**run.sh**
```bash
#!/bin/bash
# the make line also repeats each setting of config.mk as NAME=value (left out here)
make -C /OpenROAD-flow-scripts/flow DESIGN_CONFIG=/design/flow/config.mk WORK_HOME=/design/flow/orfs CLKGATE_MAP_FILE= finish
```
**config.mk**
```make
export PLATFORM = sky130hd
export DESIGN_NAME = my_top_architecture
export DESIGN_NICKNAME = my_top_architecture
export VERILOG_FILES = /design/flow/design.v
export SDC_FILE = /design/flow/constraint.sdc
export NUM_CORES = 4
export LEC_CHECK = 0
export ABC_AREA = 1
export CAP_MARGIN = 20
export CORE_MARGIN = 2
export CORE_UTILIZATION = 72
export CTS_CLUSTER_DIAMETER = 316
export CTS_CLUSTER_SIZE = 99
export PLACE_DENSITY = 0.36
export SETUP_SLACK_MARGIN = 2.43
export SLEW_MARGIN = 20
export TNS_END_PERCENT = 15
```
**constraint.sdc**
```tcl
create_clock -name core_clock -period 8.45 [get_ports {clock}]
set_input_delay 1.6900 -clock core_clock [delete_from_list [all_inputs] [get_ports {clock}]]
set_output_delay 1.6900 -clock core_clock [all_outputs]
set_load 0.01 [all_outputs]
```
**design.v**
```verilog
module edge_detector (
    input clock,
    input resetn,
    input increment_button,
    input tunning,
    output reg increment_signal
);
reg increment_button_prev;
reg reset_delay;  
always @(posedge clock or negedge resetn) begin
    if (!resetn) begin
        increment_button_prev <= 0;
        increment_signal <= 0;
        reset_delay <= 1'b1;  
    end else begin
        if (reset_delay != 1'b0) begin
            reset_delay <= reset_delay - 1'b1;
            increment_signal <= 0;  
        end else begin
            if (!increment_button_prev && increment_button && tunning) begin
                increment_signal <= 1;  
            end else begin
                increment_signal <= 0;  
            end
        end
        increment_button_prev <= increment_button;  
    end
end
endmodule
module my_counter #
(
    parameter counter_size = 31,
    parameter counter_limit = 32'd50000000
)
(
    input clock,
    input resetn,
    input enable,
    output reg [counter_size:0] counter
);
always @ (posedge clock or negedge resetn)
begin
    if (resetn == 1'b0) begin
        counter <= 'b0;
    end
    else begin
        if (enable == 1'b1) begin
            if (counter == counter_limit) begin
                counter <= 'b0;
            end
            else begin
                counter <= counter + 1'b1;
            end    
        end
        else begin
            counter <= counter;
        end
    end
end
endmodule
module my_signal_pulse #(
	parameter signal_period_one = 32'd50000000
)
(
input clock,
input resetn,
input [31:0] counter, 
output reg signal_gen
);
always @ (posedge clock or negedge resetn)
begin
  if(resetn == 1'b0) begin
    signal_gen <= 1'b0;
   end  
   else begin
	if(counter == signal_period_one) begin
		signal_gen <= 1'b1;
	end
	else begin
		signal_gen <= 1'b0;
	end
   end 
end
endmodule
module my_decoder (
    input clock,
    input resetn,
    input [31:0] seconds_in,
    input [31:0] minutes_in,
    input [31:0] hours_in,
    output reg [47:0] segment_out  
);
function [7:0] digit_to_segment;
    input [3:0] digit;
    case (digit)
        4'd0: digit_to_segment = 8'b11000000;  
        4'd1: digit_to_segment = 8'b11111001;  
        4'd2: digit_to_segment = 8'b10100100;  
        4'd3: digit_to_segment = 8'b10110000;  
        4'd4: digit_to_segment = 8'b10011001;  
        4'd5: digit_to_segment = 8'b10010010;  
        4'd6: digit_to_segment = 8'b10000010;  
        4'd7: digit_to_segment = 8'b11111000;  
        4'd8: digit_to_segment = 8'b10000000;  
        4'd9: digit_to_segment = 8'b10010000;  
        default: digit_to_segment = 8'b11000000;  
    endcase
endfunction
always @(posedge clock or negedge resetn) begin
    if (!resetn) begin
        segment_out <= {digit_to_segment(4'd0), digit_to_segment(4'd0), digit_to_segment(4'd0),
		  digit_to_segment(4'd0), digit_to_segment(4'd0), digit_to_segment(4'd0)};  
    end else begin
        if (seconds_in < 32'd60 && minutes_in < 32'd60 && hours_in < 32'd24) begin
            segment_out[7:0]   <= digit_to_segment(seconds_in % 10);  
            segment_out[15:8]  <= digit_to_segment(seconds_in / 10);  
            segment_out[23:16] <= digit_to_segment(minutes_in % 10);  
            segment_out[31:24] <= digit_to_segment(minutes_in / 10);  
            segment_out[39:32] <= digit_to_segment(hours_in % 10);    
            segment_out[47:40] <= digit_to_segment(hours_in / 10);    
        end else begin
            segment_out <= {digit_to_segment(4'd0), digit_to_segment(4'd0), digit_to_segment(4'd0), 
				digit_to_segment(4'd0), digit_to_segment(4'd0), digit_to_segment(4'd0)}; 
        end
    end
end
endmodule
module my_top_architecture (
    input clock,
    input resetn,
    input tunning,  
    input mode_switch,  
    input increment_button,  
    output wire [47:0] segment_out
);
wire [31:0] main_counter;
wire [31:0] seconds_counter;
wire [31:0] minutes_counter;
wire [31:0] hours_counter;
wire enable_seconds_counter;
wire enable_minutes_counter;
wire enable_hours_counter;
wire increment_signal;  
edge_detector edge_detector_inst (
    .clock(clock),
    .resetn(resetn),
    .increment_button(increment_button),
    .tunning(tunning),
    .increment_signal(increment_signal)
);
my_counter #(
    .counter_size(31),
    .counter_limit(32'd999)  
) main_counter_inst (
    .clock(clock),
    .resetn(resetn),
    .enable(1'b1),  
    .counter(main_counter)
);
my_signal_pulse #(
    .signal_period_one(32'd999)  
) my_signal_pulse_inst (
    .clock(clock),
    .resetn(resetn),
    .counter(main_counter),
    .signal_gen(enable_seconds_counter)  
);
my_counter #(
    .counter_size(31),
    .counter_limit(32'd59)  
) seconds_counter_inst (
    .clock(clock),
    .resetn(resetn),
    .enable(enable_seconds_counter && !tunning),  
    .counter(seconds_counter)
);
assign enable_minutes_counter = (enable_seconds_counter && (seconds_counter == 32'd59) && !tunning);
my_counter #(
    .counter_size(31),
    .counter_limit(32'd59)
) minutes_counter_inst (
    .clock(clock),
    .resetn(resetn),
    .enable(enable_minutes_counter || (increment_signal && mode_switch)),  
    .counter(minutes_counter)
);
assign enable_hours_counter = (enable_minutes_counter && (minutes_counter == 32'd59) && !tunning);
my_counter #(
    .counter_size(31),
    .counter_limit(32'd23)  
) hours_counter_inst (
    .clock(clock),
    .resetn(resetn),
    .enable(enable_hours_counter || (increment_signal && !mode_switch)),  
    .counter(hours_counter)
);
my_decoder my_decoder_inst (
    .clock(clock),
    .resetn(resetn),
    .seconds_in(seconds_counter),
    .minutes_in(minutes_counter),
    .hours_in(hours_counter),
    .segment_out(segment_out)
);
endmodule
```
==> flow_summary.json, run 1 <==
{
  "synthMuxAreaShare": 0,
  "yosysMostFrequentCell": "nand2_1",
  "h-tree-depth": 4,
  "ctsRootBufferMaster": "clkbuf_16",
  "boundaryPins": 53,
  "synthCells": 2582,
  "yosysTopAreaCellShare": 0.245,
  "clkSinkCount": 174,
  "aoi_share": 0.0702,
  "tool.error": "[ERROR DPL-0038] Utilization greater than 100%, impossible to legalize",
  "place_congestion": 0.889,
  "place_area_um2": 19100,
  "ys_sh_adder": 0.0294,
  "initial_core_util": 0.730,
  "synth_seq_share": 0.256,
  "synth.logic.top_family": "simple AND/OR/NAND/NOR gates",
  "die_w_um": 158,
  "ys_cells": 2582,
  "synth_cell_types": 66,
  "dp_hpwl_mm": 31.8,
  "synth_xor_xnor_area_share": 0.0367,
  "synth_flops": 174,
  "synth-edff-count": 0,
  "clockBufferDepth": 2,
  "async_reset_ff_frac": 1.00,
  "postSynthAreaPerCell_um2": 6.60,
  "num_rows": 56,
  "die_h_um": 158,
  "ff_type": "dfrtp_1",
  "yosys-top-cells-count": "nand2_1 (624), nand3_1 (363), inv_1 (324), nand2_2 (231), dfrtp_1 (167)",
  "dieArea_um2": 24900,
  "topCellsByArea": "dfrtp_1 (25%), nand2_1 (14%), nand3_1 (11%)",
  "synthSimpleGateAreaFrac": 0.495,
  "ys_chip_area_um2": 17000,
  "yosys_warnings": 6,
  "core_um2": 23300,
  "lastStage": "global routing",
  "top_area_cell": "dfrtp_1",
  "cts_buffers": 17,
  "status": "did not finish",
  "io_buffers": 46,
  "syn-cell-area_um2": 17000
}
-- through the flow --
| step | setup WS [ns] | instances | hold WS (ns) |
|---|---|---|---|
| after global placement | -2.08 | 3096 | 0.399 |
| after CTS | -2.48 | 3163 | 0.413 |
| after detailed placement | -2.70 | 3096 | 0.405 |
| after floorplan | -1.38 | 2588 | 0.384 |
-- repair_timing --
item	4_1_cts
setup endpoints to repair	41
gates resized	175
buffers inserted	35
pin swaps	121
hold buffers	0
==> run 2, diff against run 1 <==
Settings changed: CTS_CLUSTER_DIAMETER 316 to default, CTS_CLUSTER_SIZE 99 to default, SETUP_SLACK_MARGIN 2.43 to 3.49, TNS_END_PERCENT 15 to default.
Clock period 8.45 ns to 14.7 ns, I/O delays scaled along.
==> flow_summary.json, run 2 <==
{
  "status": "did not finish",
  "lastStage": "global routing",
  "tool.error": "[ERROR GRT-0232] Routing congestion too high. Check the congestion heatmap in the GUI.",
  "yosysTopAreaCellShare": 0.245,
  "io_buffers": 46,
  "cts_buffers": 17,
  "die_h_um": 158,
  "synth_xor_xnor_area_share": 0.0367,
  "place_congestion": 0.974,
  "synth_flops": 174,
  "initial_core_util": 0.730,
  "synthCells": 2582,
  "ys_chip_area_um2": 17000,
  "synthMuxAreaShare": 0,
  "top_area_cell": "dfrtp_1",
  "boundaryPins": 53,
  "synth_cell_types": 66,
  "h-tree-depth": 4,
  "topCellsByArea": "dfrtp_1 (25%), nand2_1 (14%), nand3_1 (11%)",
  "core_um2": 23300,
  "ctsRootBufferMaster": "clkbuf_16",
  "ff_type": "dfrtp_1",
  "async_reset_ff_frac": 1.00,
  "yosys-top-cells-count": "nand2_1 (624), nand3_1 (363), inv_1 (324), nand2_2 (231), dfrtp_1 (167)",
  "yosys_warnings": 6,
  "die_w_um": 158,
  "clockBufferDepth": 2,
  "dieArea_um2": 24900,
  "grt_overflow": 5,
  "ys_cells": 2582,
  "yosysMostFrequentCell": "nand2_1",
  "synth-edff-count": 0,
  "aoi_share": 0.0702,
  "place_area_um2": 17600,
  "grt_usage": 0.714,
  "dp_hpwl_mm": 28.9,
  "postSynthAreaPerCell_um2": 6.60,
  "num_rows": 56,
  "synth.logic.top_family": "simple AND/OR/NAND/NOR gates",
  "clkSinkCount": 174,
  "synth_seq_share": 0.256,
  "syn-cell-area_um2": 17000,
  "synthSimpleGateAreaFrac": 0.495,
  "ys_sh_adder": 0.0294
}
run 2: through the flow:
stage               cells  hold WS, ns  setup WS, ns  utilization
floorplan            2588        0.384          4.76            -
global placement     2925        0.395          3.78        0.756
detailed placement   2925        0.399          3.36        0.756
CTS                  2976        0.415          3.48        0.792
run 2: timing repair:
action	4_1_cts
pin swaps	20
endpoints found under the setup margin	22
setup buffers	19
hold buffers	0
gates resized	30
run 2: layer usage:
layer | GRT overflow | GRT usage
met1 | 0 | 0.704
met2 | 0 | 0.911
met3 | 0 | 0.547
met4 | 5 | 0.721
met5 | 0 | 0.108
==> run 3, diff against run 2 <==
Settings changed: CELL_PAD_IN_SITES_GLOBAL_PLACEMENT from default to 2, CORE_MARGIN 2 to 5, CORE_UTILIZATION 72 to 68, GPL_ROUTABILITY_DRIVEN from default to 0, MIN_ROUTING_LAYER from default to met1, PLACE_DENSITY 0.36 to default, SETUP_SLACK_MARGIN 3.49 to 1.2, TNS_END_PERCENT from default to 75.
Clock period 14.7 ns to 11.3 ns, I/O delays scaled along.
==> flow_summary.json, run 3 <==
{
  "synthMuxAreaShare": 0,
  "num_rows": 58,
  "yosysTopAreaCellShare": 0.245,
  "yosys_warnings": 6,
  "async_reset_ff_frac": 1.00,
  "initial_core_util": 0.684,
  "postSynthAreaPerCell_um2": 6.60,
  "core_um2": 24900,
  "ys_chip_area_um2": 17000,
  "synth_cell_types": 66,
  "status": "did not finish",
  "die_h_um": 168,
  "synth.logic.top_family": "simple AND/OR/NAND/NOR gates",
  "lastStage": "global placement without I/O",
  "dieArea_um2": 28300,
  "synth_seq_share": 0.256,
  "synth_xor_xnor_area_share": 0.0367,
  "yosys-top-cells-count": "nand2_1 (624), nand3_1 (363), inv_1 (324), nand2_2 (231), dfrtp_1 (167)",
  "aoi_share": 0.0702,
  "ff_type": "dfrtp_1",
  "synth-edff-count": 0,
  "top_area_cell": "dfrtp_1",
  "tool.error": "[ERROR GPL-0301] Utilization 136.745 % exceeds 100%.",
  "ys_cells": 2582,
  "topCellsByArea": "dfrtp_1 (25%), nand2_1 (14%), nand3_1 (11%)",
  "die_w_um": 168,
  "synth_flops": 174,
  "synthSimpleGateAreaFrac": 0.495,
  "synthCells": 2582,
  "ys_sh_adder": 0.0294,
  "yosysMostFrequentCell": "nand2_1",
  "syn-cell-area_um2": 17000
}
==> run 4, diff against run 3 <==
Settings changed: ABC_AREA 1 to default, CELL_PAD_IN_SITES_GLOBAL_PLACEMENT 2 to default, CORE_MARGIN 5 to 2, CORE_UTILIZATION 68 to 65, CTS_CLUSTER_DIAMETER from default to 87, GPL_ROUTABILITY_DRIVEN 0 to default, MIN_ROUTING_LAYER met1 to default, SETUP_SLACK_MARGIN 1.2 to default, TNS_END_PERCENT 75 to default.
Clock period 11.3 ns to 9.9 ns, I/O delays scaled along.
==> flow_summary.json, run 4 <==
{
  "status": "did not finish",
  "lastStage": "global routing",
  "tool.error": "[ERROR GRT-0232] Routing congestion too high. Check the congestion heatmap in the GUI.",
  "synth.logic.top_family": "AND-OR/OR-AND gates",
  "yosysTopAreaCellShare": 0.178,
  "synth_xor_xnor_area_share": 0.0625,
  "die_h_um": 194,
  "grt_usage": 0.740,
  "ctsRootBufferMaster": "clkbuf_16",
  "clockBufferDepth": 2,
  "yosys-top-cells-count": "nor2_1 (265), nand2_1 (258), dfrtp_1 (167), clkbuf_1 (148), a21oi_1 (143)",
  "h-tree-depth": 4,
  "postSynthAreaPerCell_um2": 7.59,
  "synth_seq_share": 0.186,
  "ys_chip_area_um2": 23400,
  "boundaryPins": 53,
  "synthSimpleGateAreaFrac": 0.273,
  "ys_cells": 3086,
  "synth_flops": 174,
  "topCellsByArea": "dfrtp_1 (18%), xnor2_1 (5.0%), nor2_1 (4.2%)",
  "ys_sh_adder": 0.0236,
  "grt_overflow": 6,
  "dpl_worst_slack_ns": -1.74,
  "die_w_um": 194,
  "synth_cell_types": 159,
  "cts_buffers": 17,
  "synthMuxAreaShare": 0.0356,
  "place_congestion": 1.02,
  "hold_buffers": 0,
  "synthCells": 3086,
  "yosysMostFrequentCell": "nor2_1",
  "num_rows": 69,
  "synth-edff-count": 0,
  "dp_hpwl_mm": 56.7,
  "syn-cell-area_um2": 23400,
  "aoi_share": 0.344,
  "core_um2": 35600,
  "io_buffers": 46,
  "dieArea_um2": 37600,
  "clkSinkCount": 174,
  "yosys_warnings": 6,
  "ff_type": "dfrtp_1",
  "initial_core_util": 0.659,
  "async_reset_ff_frac": 1.00,
  "top_area_cell": "dfrtp_1"
}
## run 4: per-stage QoR
stage / hold slack [ns] / area, µm² / util / cells
2_1_floorplan: 0.383 / 24200 / - / 3092
4_1_cts: 0.421 / 33200 / 0.934 / 4173
3_3_place_gp: 0.409 / 28700 / 0.808 / 3983
3_5_place_dp: 0.406 / 28700 / 0.808 / 3983
## run 4: metal layers
layer,track usage,overflow
met3,0.561,0
met1,0.751,0
met5,0.331,0
met4,0.705,5
met2,0.923,1
## run 4: what timing repair did
action,CTS
cloned,9
setup buffers,154
gates resized,582
endpoints found under the setup margin,40
endpoints found under the hold margin,0
pin swaps,198
==> run 5, diff against run 4 <==
Settings changed: ABC_AREA from default to 1, CORE_UTILIZATION 65 to 72, CTS_CLUSTER_DIAMETER 87 to default, PLACE_DENSITY from default to 0.41, TNS_END_PERCENT from default to 20.
Clock period 9.9 ns to 8.08 ns, I/O delays scaled along.
==> flow_summary.json, run 5 <==
{
  "status": "did not finish",
  "lastStage": "global routing",
  "tool.error": "[ERROR GRT-0232] Routing congestion too high. Check the congestion heatmap in the GUI.",
  "ctsRootBufferMaster": "clkbuf_16",
  "synthSimpleGateAreaFrac": 0.495,
  "num_rows": 56,
  "topCellsByArea": "dfrtp_1 (25%), nand2_1 (14%), nand3_1 (11%)",
  "synth_seq_share": 0.256,
  "postSynthAreaPerCell_um2": 6.60,
  "initial_core_util": 0.730,
  "grt_usage": 1.10,
  "synth_cell_types": 66,
  "synth_flops": 174,
  "yosys_warnings": 6,
  "ys_cells": 2582,
  "aoi_share": 0.0702,
  "syn-cell-area_um2": 17000,
  "clkSinkCount": 174,
  "boundaryPins": 53,
  "clockBufferDepth": 2,
  "dp_hpwl_mm": 31.8,
  "synth.logic.top_family": "simple AND/OR/NAND/NOR gates",
  "die_h_um": 158,
  "synth-edff-count": 0,
  "cts_buffers": 17,
  "synthMuxAreaShare": 0,
  "synthCells": 2582,
  "h-tree-depth": 4,
  "grt_overflow": 3710,
  "io_buffers": 46,
  "top_area_cell": "dfrtp_1",
  "dieArea_um2": 24900,
  "yosys-top-cells-count": "nand2_1 (624), nand3_1 (363), inv_1 (324), nand2_2 (231), dfrtp_1 (167)",
  "yosysTopAreaCellShare": 0.245,
  "core_um2": 23300,
  "ys_sh_adder": 0.0294,
  "synth_xor_xnor_area_share": 0.0367,
  "ys_chip_area_um2": 17000,
  "async_reset_ff_frac": 1.00,
  "hold_buffers": 0,
  "ff_type": "dfrtp_1",
  "place_congestion": 0.899,
  "yosysMostFrequentCell": "nand2_1",
  "die_w_um": 158
}
run 5: what timing repair did:
| action | 4_1_cts |
|---|---|
| pin swaps | 129 |
| endpoints found under the hold margin | 0 |
| setup endpoints to repair | 41 |
| gates resized | 247 |
| setup buffers | 60 |
run 5: through the flow:
stage	cell area (µm²)	TNS [ns]	cells	setup slack, ns	hold WS, ns
4_1_cts	21200	-106.82	3193	-2.83	0.426
3_5_place_dp	19100	-113.58	3101	-3.05	0.406
3_3_place_gp	19100	-86.19	3101	-2.43	0.395
2_1_floorplan	17200	-62.35	2588	-1.75	0.384
run 5: routing by layer:
layer  GRT overflow  global-route usage
met5              9               0.325
met4            599                1.24
met3             34               0.726
met2           3037                1.63
met1             31               0.903
==> run 6, diff against run 5 <==
Settings changed: ABC_AREA 1 to default, CAP_MARGIN 20 to 40, CORE_UTILIZATION 72 to 66, CTS_CLUSTER_DIAMETER from default to 220, PLACE_DENSITY 0.41 to default, TNS_END_PERCENT 20 to 10.
Clock period 8.08 ns to 9.82 ns, I/O delays scaled along.
==> flow_summary.json, run 6 <==
{
  "status": "did not finish",
  "lastStage": "global routing",
  "clkSinkCount": 174,
  "ff_type": "dfrtp_1",
  "yosys_warnings": 6,
  "io_buffers": 46,
  "ys_sh_adder": 0.0236,
  "place_congestion": 1.00,
  "synth-edff-count": 0,
  "yosysMostFrequentCell": "nor2_1",
  "die_w_um": 192,
  "dp_hpwl_mm": 56.5,
  "cts_buffers": 17,
  "top_area_cell": "dfrtp_1",
  "synth_seq_share": 0.186,
  "die_h_um": 192,
  "synthCells": 3086,
  "num_rows": 69,
  "h-tree-depth": 4,
  "clockBufferDepth": 2,
  "synthMuxAreaShare": 0.0356,
  "synth_xor_xnor_area_share": 0.0625,
  "yosys-top-cells-count": "nor2_1 (265), nand2_1 (258), dfrtp_1 (167), clkbuf_1 (148), a21oi_1 (143)",
  "aoi_share": 0.344,
  "hold_buffers": 0,
  "postSynthAreaPerCell_um2": 7.59,
  "synth_cell_types": 159,
  "async_reset_ff_frac": 1.00,
  "synth_flops": 174,
  "initial_core_util": 0.665,
  "ys_chip_area_um2": 23400,
  "syn-cell-area_um2": 23400,
  "ys_cells": 3086,
  "post-place-cells": 4000,
  "synthSimpleGateAreaFrac": 0.273,
  "dieArea_um2": 37000,
  "ctsRootBufferMaster": "clkbuf_16",
  "topCellsByArea": "dfrtp_1 (18%), xnor2_1 (5.0%), nor2_1 (4.2%)",
  "core_um2": 35200,
  "boundaryPins": 53,
  "yosysTopAreaCellShare": 0.178,
  "synth.logic.top_family": "AND-OR/OR-AND gates",
  "place_area_um2": 28600
}
## run 6: what timing repair did
action / in CTS
pin swaps: 56
cloned: 2
setup endpoints to repair: 40
buffers inserted: 57
resized: 217
## run 6: per-stage QoR
| step | hold slack, ns | worst slack [ns] | util |
|---|---|---|---|
| after floorplan | 0.383 | -0.528 | - |
| after global placement | 0.391 | -1.48 | 0.812 |
| after detailed placement | 0.429 | -1.84 | 0.813 |
| after CTS | 0.443 | -1.16 | 0.870 |
==> run 7, diff against run 6 <==
Settings changed: ABC_AREA from default to 1, CAP_MARGIN 40 to 0, CELL_PAD_IN_SITES_DETAIL_PLACEMENT from default to 2, CORE_ASPECT_RATIO from default to 1.14, CORE_MARGIN 2 to 3, CORE_UTILIZATION 66 to 34, CTS_CLUSTER_DIAMETER 220 to 86, CTS_CLUSTER_SIZE from default to 18, GPL_ROUTABILITY_DRIVEN from default to 0, GPL_TIMING_DRIVEN from default to 0, HOLD_SLACK_MARGIN from default to 0.15, MAX_ROUTING_LAYER from default to met5, MIN_ROUTING_LAYER from default to met1, PLACE_DENSITY from default to 0.8, SETUP_SLACK_MARGIN from default to 0.49, SLEW_MARGIN 20 to 0, TNS_END_PERCENT 10 to 20.
Clock period 9.82 ns to 14.4 ns, I/O delays scaled along.
==> flow_summary.json, run 7 <==
{
  "die_w_um": 216,
  "synth_xor_xnor_area_share": 0.0367,
  "grt_overflow": 763,
  "yosysTopAreaCellShare": 0.245,
  "topCellsByArea": "dfrtp_1 (25%), nand2_1 (14%), nand3_1 (11%)",
  "yosys_warnings": 6,
  "tool.error": "[ERROR GRT-0116] Global routing finished with congestion. Check the congestion regions in the DRC Viewer.",
  "synth_cell_types": 66,
  "synthSimpleGateAreaFrac": 0.495,
  "dp_hpwl_mm": 94.7,
  "synthCells": 2582,
  "clockBufferDepth": 2,
  "h-tree-depth": 4,
  "ys_chip_area_um2": 17000,
  "async_reset_ff_frac": 1.00,
  "grt_usage": 0.686,
  "lastStage": "global routing",
  "ys_sh_adder": 0.0294,
  "synth_flops": 174,
  "ys_cells": 2582,
  "dieArea_um2": 52800,
  "synth-edff-count": 0,
  "ff_type": "dfrtp_1",
  "boundaryPins": 53,
  "syn-cell-area_um2": 17000,
  "cts_buffers": 17,
  "status": "did not finish",
  "synth.logic.top_family": "simple AND/OR/NAND/NOR gates",
  "place_area_um2": 18400,
  "postSynthAreaPerCell_um2": 6.60,
  "io_buffers": 46,
  "synthMuxAreaShare": 0,
  "initial_core_util": 0.348,
  "synth_seq_share": 0.256,
  "num_rows": 86,
  "aoi_share": 0.0702,
  "post-place-cells": 3296,
  "die_h_um": 245,
  "top_area_cell": "dfrtp_1",
  "clkSinkCount": 174,
  "yosys-top-cells-count": "nand2_1 (624), nand3_1 (363), inv_1 (324), nand2_2 (231), dfrtp_1 (167)",
  "core_um2": 49000,
  "yosysMostFrequentCell": "nand2_1",
  "ctsRootBufferMaster": "clkbuf_16"
}
[run 7: repair_timing]
action,4_1_cts
cloned,0
setup endpoints to repair,41
setup buffers,44
pin swaps,68
endpoints found under the hold margin,0
gates resized,343
hold buffers,0
[run 7: metal layers]
layer  global-route usage  overflow
met1                0.677        12
met2                0.891       487
met3                0.510        11
met4                0.639       253
met5                0.329         0
[run 7: metrics by stage]
step	utilization	setup slack, ns	TNS, ns
CTS	0.424	0.473	0
global placement	0.375	2.92	0
detailed placement	0.375	-2.28	-45.64
floorplan	-	4.46	0
==> run 8, diff against run 7 <==
Settings changed: CAP_MARGIN 0 to 20, CELL_PAD_IN_SITES_DETAIL_PLACEMENT 2 to default, CORE_ASPECT_RATIO 1.14 to default, CORE_MARGIN 3 to 2, CORE_UTILIZATION 34 to 70, CTS_CLUSTER_DIAMETER 86 to 380, CTS_CLUSTER_SIZE 18 to 36, GPL_ROUTABILITY_DRIVEN 0 to default, GPL_TIMING_DRIVEN 0 to default, HOLD_SLACK_MARGIN 0.15 to default, MAX_ROUTING_LAYER met5 to default, MIN_ROUTING_LAYER met1 to default, PLACE_DENSITY 0.8 to 0.6, SETUP_SLACK_MARGIN 0.49 to default, SLEW_MARGIN 0 to 20, TNS_END_PERCENT 20 to default.
Clock period 14.4 ns to 11.3 ns, I/O delays scaled along.
==> flow_summary.json, run 8 <==
{
  "max_stage_delay_ns": 1.80,
  "syn-cell-area_um2": 17000,
  "topCellsByArea": "dfrtp_1 (25%), nand2_1 (14%), nand3_1 (11%)",
  "max_freq_ghz": 0.0719,
  "startpoint_type": "flop",
  "cap_violations": 1,
  "num_antenna_cells": 0,
  "timing.rr.end": "my_decoder_inst.segment_out[14]",
  "relSlewSlack": -0.562,
  "worstPathArrival_ns": 14.09,
  "clkTransAtPathRegs_ns": 0.08,
  "min_path_cells": 1,
  "dpl_worst_slack_ns": -0.118,
  "ys_chip_area_um2": 17000,
  "r2r-start": "seconds_counter_inst.counter[29]",
  "die_w_um": 160,
  "vias_per_cell": 6.70,
  "status": "finished with violations",
  "cp_max_fo": 6,
  "async_reset_ff_frac": 1.00,
  "fin_skew_ns": 0.0130,
  "top_area_cell": "dfrtp_1",
  "postSynthAreaPerCell_um2": 6.60,
  "fillCellCount": 922,
  "rsz0062_at_grt": "yes",
  "synth.logic.top_family": "simple AND/OR/NAND/NOR gates",
  "wl_per_cell_um": 21.0,
  "yosysMostFrequentCell": "nand2_1",
  "num_rows": 57,
  "die_h_um": 160,
  "post-route-util": 0.920,
  "synth-edff-count": 0,
  "ant_nets": 0,
  "end_kind": "flop",
  "critical_path_buf_inv_count": 16,
  "ff_type": "dfrtp_1",
  "aoi_share": 0.0702,
  "synthCells": 2582,
  "drt_wl_total_mm": 64.7,
  "grt_max_degree": 68,
  "grt_pass1_wl_mm": 65.3,
  "finalHoldViolations": 0,
  "drt-pass1-iter-count": 10,
  "clockBufferDepth": 2,
  "rr_worst_depth": 108,
  "cts_buffers": 17,
  "synth_flops": 174,
  "drc": 0,
  "drt_iter0_drc": 2977,
  "fin_crit_sh": 1.23,
  "antenna_found_initial": 0,
  "warning_count": 60,
  "synth_xor_xnor_area_share": 0.0367,
  "setup_viol": 41,
  "grt_usage": 0.296,
  "hold_path_end": "edge_detector_inst.increment_signal",
  "crit_end": "my_decoder_inst.segment_out[14]",
  "synth_cell_types": 66,
  "initial_core_util": 0.706,
  "critical_path_required_ns": 11.48,
  "slew_violations": 2,
  "worstSetupPathType": "reg -> reg",
  "core_um2": 24100,
  "cpLargestDelayFamily": "simple AND/OR/NAND/NOR gates",
  "clkSinkCount": 174,
  "grt_pass1_vias": 15100,
  "clk_latency_ns": 0.47,
  "boundaryPins": 53,
  "synthSimpleGateAreaFrac": 0.495,
  "fin_nets": 2787,
  "yosys_warnings": 6,
  "area_growth_pct": 30.2,
  "cts_tree": "built",
  "io_buffers": 46,
  "via_count": 20600,
  "ys_cells": 2582,
  "crit_cells": 108,
  "yosys-top-cells-count": "nand2_1 (624), nand3_1 (363), inv_1 (324), nand2_2 (231), dfrtp_1 (167)",
  "worst_path_most_repeated_cell": "nand2_4",
  "yosysTopAreaCellShare": 0.245,
  "reg2reg_slack_ns": -2.61,
  "cp_slowest_cell": "o311ai_0",
  "place_congestion": 0.927,
  "grt_overflow": 0,
  "tightest_slew_ns": 2.31,
  "min-delay-start": "edge_detector_inst.increment_button_prev",
  "ctsRootBufferMaster": "clkbuf_16",
  "totalNegativeSetupSlack_ns": -47.70,
  "dieArea_um2": 25600,
  "dp_hpwl_mm": 28.9,
  "so.violations": "max-capacitance violations, max-slew violations, negative setup slack",
  "min_period_ns": 13.91,
  "synthMuxAreaShare": 0,
  "hold_buffers": 0,
  "layout_setup_ws_ns": -2.61,
  "holdCritPathClass": "reg -> reg",
  "synth_seq_share": 0.256,
  "ys_sh_adder": 0.0294,
  "cp-startpoint": "seconds_counter_inst.counter[29]",
  "h-tree-depth": 4
}
==> run 8: final cells by class <==
type | count | area, µm² | share of cell area
Multi-Input combinational cell | 1959 | 13700 | 0.619
Sequential cell | 174 | 4370 | 0.197
Inverter | 426 | 1670 | 0.0752
Tap cell | 324 | 405 | 0.0183
Clock buffer | 17 | 425 | 0.0192
Clock inverter | 15 | 198 | 0.00892
Timing Repair Buffer | 164 | 1380 | 0.0622
==> run 8: metal layers <==
layer / vias up / part of all wire / global-route usage / wire (µm)
met5: - / 0.00093 / 0 / 60
met4: 2 / 0.088 / 0.0876 / 5660
met3: 695 / 0.11 / 0.0343 / 7330
met2: 1862 / 0.46 / 0.524 / 29900
met1: 9436 / 0.34 / 0.381 / 21700
li1: 8627 / - / - / -
==> run 8: metrics by stage <==
stage	instances	hold slack, ns	instance area (µm²)
3_5_place_dp	2931	0.393	17700
4_1_cts	2969	0.403	18400
5_1_grt	3079	0.438	22200
3_3_place_gp	2931	0.388	17700
6_report	3079	0.418	22200
2_1_floorplan	2588	0.384	17100
==> run 8: timing repair <==
action                                 in CTS  in global routing
gates cloned                                0                  1
buffers inserted                            6                109
endpoints found under the hold margin       0                  0
setup endpoints to repair                   7                 41
resized                                    15                716
pin swaps                                   1                278
